== v6 ==
// FP_div
module FP_div(FP_A, FP_B, clk, ce, FP_Z);
   parameter         K = 32;
   parameter         P = 24;
   parameter         E = 8;
   input [K-1:0]     FP_A;
   input [K-1:0]     FP_B;
   input             clk;
   input             ce;
   output [K-1:0]    FP_Z;
   reg [K-1:0]       FP_Z;
   parameter [K-1:0] ZEROS = 1'b0;
   parameter [K-1:0] ONES = 32'hffffffff;
   parameter [E-1:0] BIAS = {1'b0, ONES[E - 2:0]};
   parameter         PBITS = P + 3;
   reg [K-1:0]       A_int;
   reg [K-1:0]       B_int;
   reg [K-1:0]       FP_Z_int;
   wire [E-1:0]      exp_A;
   wire [E-1:0]      exp_B;
   wire [P-1:0]      frac_A;
   wire [P-1:0]      frac_B;
   wire              sign_A;
   wire              sign_B;
   wire              expA_FF;
   wire              expB_FF;
   wire              expA_Z;
   wire              expB_Z;
   wire              fracA_Z;
   wire              fracB_Z;
   wire [E:0]        exp_noBIAS;
   wire [E:0]        exp_Biased;
   wire [E:0]        exp_Biased_Norm;
   wire              isNaN_A;
   wire              isNaN_B;
   wire              isInf_A;
   wire              isInf_B;
   wire              isZero_A;
   wire              isZero_B;
   wire              isNaN;
   wire              isInf;
   wire              isZero;
   wire              sign;
   wire [PBITS-1:0]  frac_div;
  ...
clock: 80.0 ns
lec_check: 0
cap_margin: 20
cell_pad_in_sites_global_placement: 2
core_margin: 2
core_utilization: 40
cts_cluster_diameter: 400
cts_cluster_size: 98
place_density: 0.43
setup_slack_margin: 0.58
slew_margin: 20
tns_end_percent: 10
run.sh (not shown) runs the stock make flow with config.mk's settings and CLKGATE_MAP_FILE=.
v6: done, clean on timing, DRC and antenna
diff inputs: v6 => v11
==> flow/config.mk <==
export PLATFORM = sky130hd
export DESIGN_NAME = FP_div
export DESIGN_NICKNAME = FP_div
export VERILOG_FILES = /design/flow/design.v
export SDC_FILE = /design/flow/constraint.sdc
export NUM_CORES = 4
export LEC_CHECK = 0
export CAP_MARGIN = 20
export CORE_MARGIN = 2
export CORE_UTILIZATION = 45
export PLACE_DENSITY = 0.6
export SLEW_MARGIN = 20
==> comparison <==
Higher final period utilization goes to v6 over v11.
| total met2 wirelength after detailed routing | v11 vs v6 | 8.9% lower |
Relative to v6, the via count measured on v11 has increased slightly.
v11 has final hold slack above what v6 had.
v11 reports its termination of the worst setup path as FP_Z[16]$_SDFFCE_PP0P_ while v6 reports FP_Z[19]$_SDFFCE_PP0P_.
For the final instance area, v11 came in 210 µm² lower than v6 did.
Launching instance or port of the critical path: B_int[10]$_DFFE_PP_ -> v11, B_int[2]$_DFFE_PP_ -> v6
Relative to v11, the following input files were edited for v30:
-- flow/config.mk --
<<< v11, line 8
export CAP_MARGIN = 20
export CORE_MARGIN = 2
export CORE_UTILIZATION = 45
export PLACE_DENSITY = 0.6
export SLEW_MARGIN = 20
>>> v30, line 8
export CAP_MARGIN = 20
export CORE_MARGIN = 2
export CORE_UTILIZATION = 38
export PLACE_DENSITY = 0.6
export SLEW_MARGIN = 20
==> flow/constraint.sdc <==
create_clock -name core_clock -period 70.5 [get_ports {clk}]
set_input_delay 14.1000 -clock core_clock [delete_from_list [all_inputs] [get_ports {clk}]]
set_output_delay 14.1000 -clock core_clock [all_outputs]
set_load 0.01 [all_outputs]
Findings:
- v30 vs v11: count of inserted tapcells up in v30
- v30: cell count higher than v11
- Going from v11 to v30, estimated wirelength of the detail-placed design grows by 1.2%.
- Going from v11 to v30, signed area change from the synthesized netlist to the final layout grew by 1.3 points, multi-input logic area grew by 200 µm².

* * *

## run 1
FP_div again, from the RTL that the note above started with.
clock: 68.2 ns
lec_check: 0
abc_area: 0
cap_margin: 20
core_aspect_ratio: 1.04
core_margin: 6
core_utilization: 22
cts_cluster_diameter: 42
cts_cluster_size: 61
hold_slack_margin: 0.11
max_routing_layer: met4
min_routing_layer: met1
place_density: 0.8
slew_margin: 35
tns_end_percent: 10
Run 1 went all the way through synthesis, placement and routing and the layout is clean on timing, DRC and antenna.
Input-level comparison between run 2 and run 1:
- CAP_MARGIN now 35, was 20
- CTS_CLUSTER_DIAMETER now 108, was 42
- PLACE_DENSITY no longer set, was 0.8
- CORE_ASPECT_RATIO now 0.5, was 1.04
- PLACE_DENSITY_LB_ADDON now 0.03, previously not set
- TNS_END_PERCENT now 20, was 10
- CORE_UTILIZATION now 46, was 22
==> comparison <==
From run 1 to run 2 the numbers moved as follows: total track usage saw an increase, number of cells in the design after placement shrank by 1547.
Changes observed in run 2 relative to run 1: final area fell 2.4%, sequential share of cell area saw little to no change, worst hold slack went up.
Cmp run 2 and run 1 / non-clock buffer total of the final layout / lower: run 1
What run 3 does differently from run 2 at the input level:
- clearing ABC_AREA, which used to be 0
- clearing PLACE_DENSITY_LB_ADDON, which used to be 0.03
- clearing TNS_END_PERCENT, which used to be 20
- clearing HOLD_SLACK_MARGIN, which used to be 0.11
- swapping 35 for 20 in CAP_MARGIN
- clearing CORE_ASPECT_RATIO, which used to be 0.5
- swapping 108 for 181 in CTS_CLUSTER_DIAMETER
- swapping 35 for 20 in SLEW_MARGIN
- clearing MIN_ROUTING_LAYER, which used to be met1
- swapping 6 for 2 in CORE_MARGIN
- clearing CTS_CLUSTER_SIZE, which used to be 61
- swapping 46 for 40 in CORE_UTILIZATION
- swapping 68.2 for 80.0 in the clock period (ns, I/O delays scaled along)
- Highest clock frequency the design can meet, run 2 and run 3: larger value in run 2
- Run 3 finished end to end and its layout was clean on timing, DRC and antenna.
- Comparing run 2 and run 3, the lower core utilization was measured on run 3.
- Taking run 2 as the reference, in run 3 hold buffer count at CTS neither gained nor lost much; maximum number of pins on one net before global-route repair moved down; worst hold slack across all endpoints -0.0059 ns.
- Per the comparison of run 3 with run 2, wire length on met2 saw little to no change; routed wirelength normalized by instance count went down by 2.6 um.
The following lists how run 4 was set up differently from run 3:
- CTS_CLUSTER_SIZE now 32, previously not set
- CELL_PAD_IN_SITES_GLOBAL_PLACEMENT now 2, previously not set
- SETUP_SLACK_MARGIN now 0.58, previously not set
- MAX_ROUTING_LAYER no longer set, was met4
- CTS_CLUSTER_DIAMETER now 400, was 181
Results
- Count of fill cells added during filler insertion: run 4 > run 3
- Adder and majority cell fraction of the synthesized area came out exactly the same in run 3 and run 4.
- Run 4 vs. run 3: number of detailed-route iterations in the first pass went up by 3.
[inputs] run 5 vs run 4
- a deleted CELL_PAD_IN_SITES_GLOBAL_PLACEMENT that had been 2
- a change of CTS_CLUSTER_SIZE from 32 to 75
- a deleted CTS_CLUSTER_DIAMETER that had been 400
- a change of CORE_UTILIZATION from 40 to 19
- a deleted SETUP_SLACK_MARGIN that had been 0.58
- an added GPL_TIMING_DRIVEN of 0
- an added PLACE_DENSITY of 0.6
==> results <==
From run 4 to run 5, number of hold buffers added after CTS did not move at all. Run 5 against run 4; first-pass GRT wire length is down by a little under 10%. Maximum frequency: run 5 vs run 4 down 6.1%. Final critical-path share of the clock period sits higher in run 5 than in run 4. Run 4 -> run 5: non-clock inverter count in the final layout delta 0, exact match. Comparing run 4 and run 5, CTS clock-pin slew for the worst setup and hold paths is lower on run 4. Initial antenna violation count: higher on run 4.
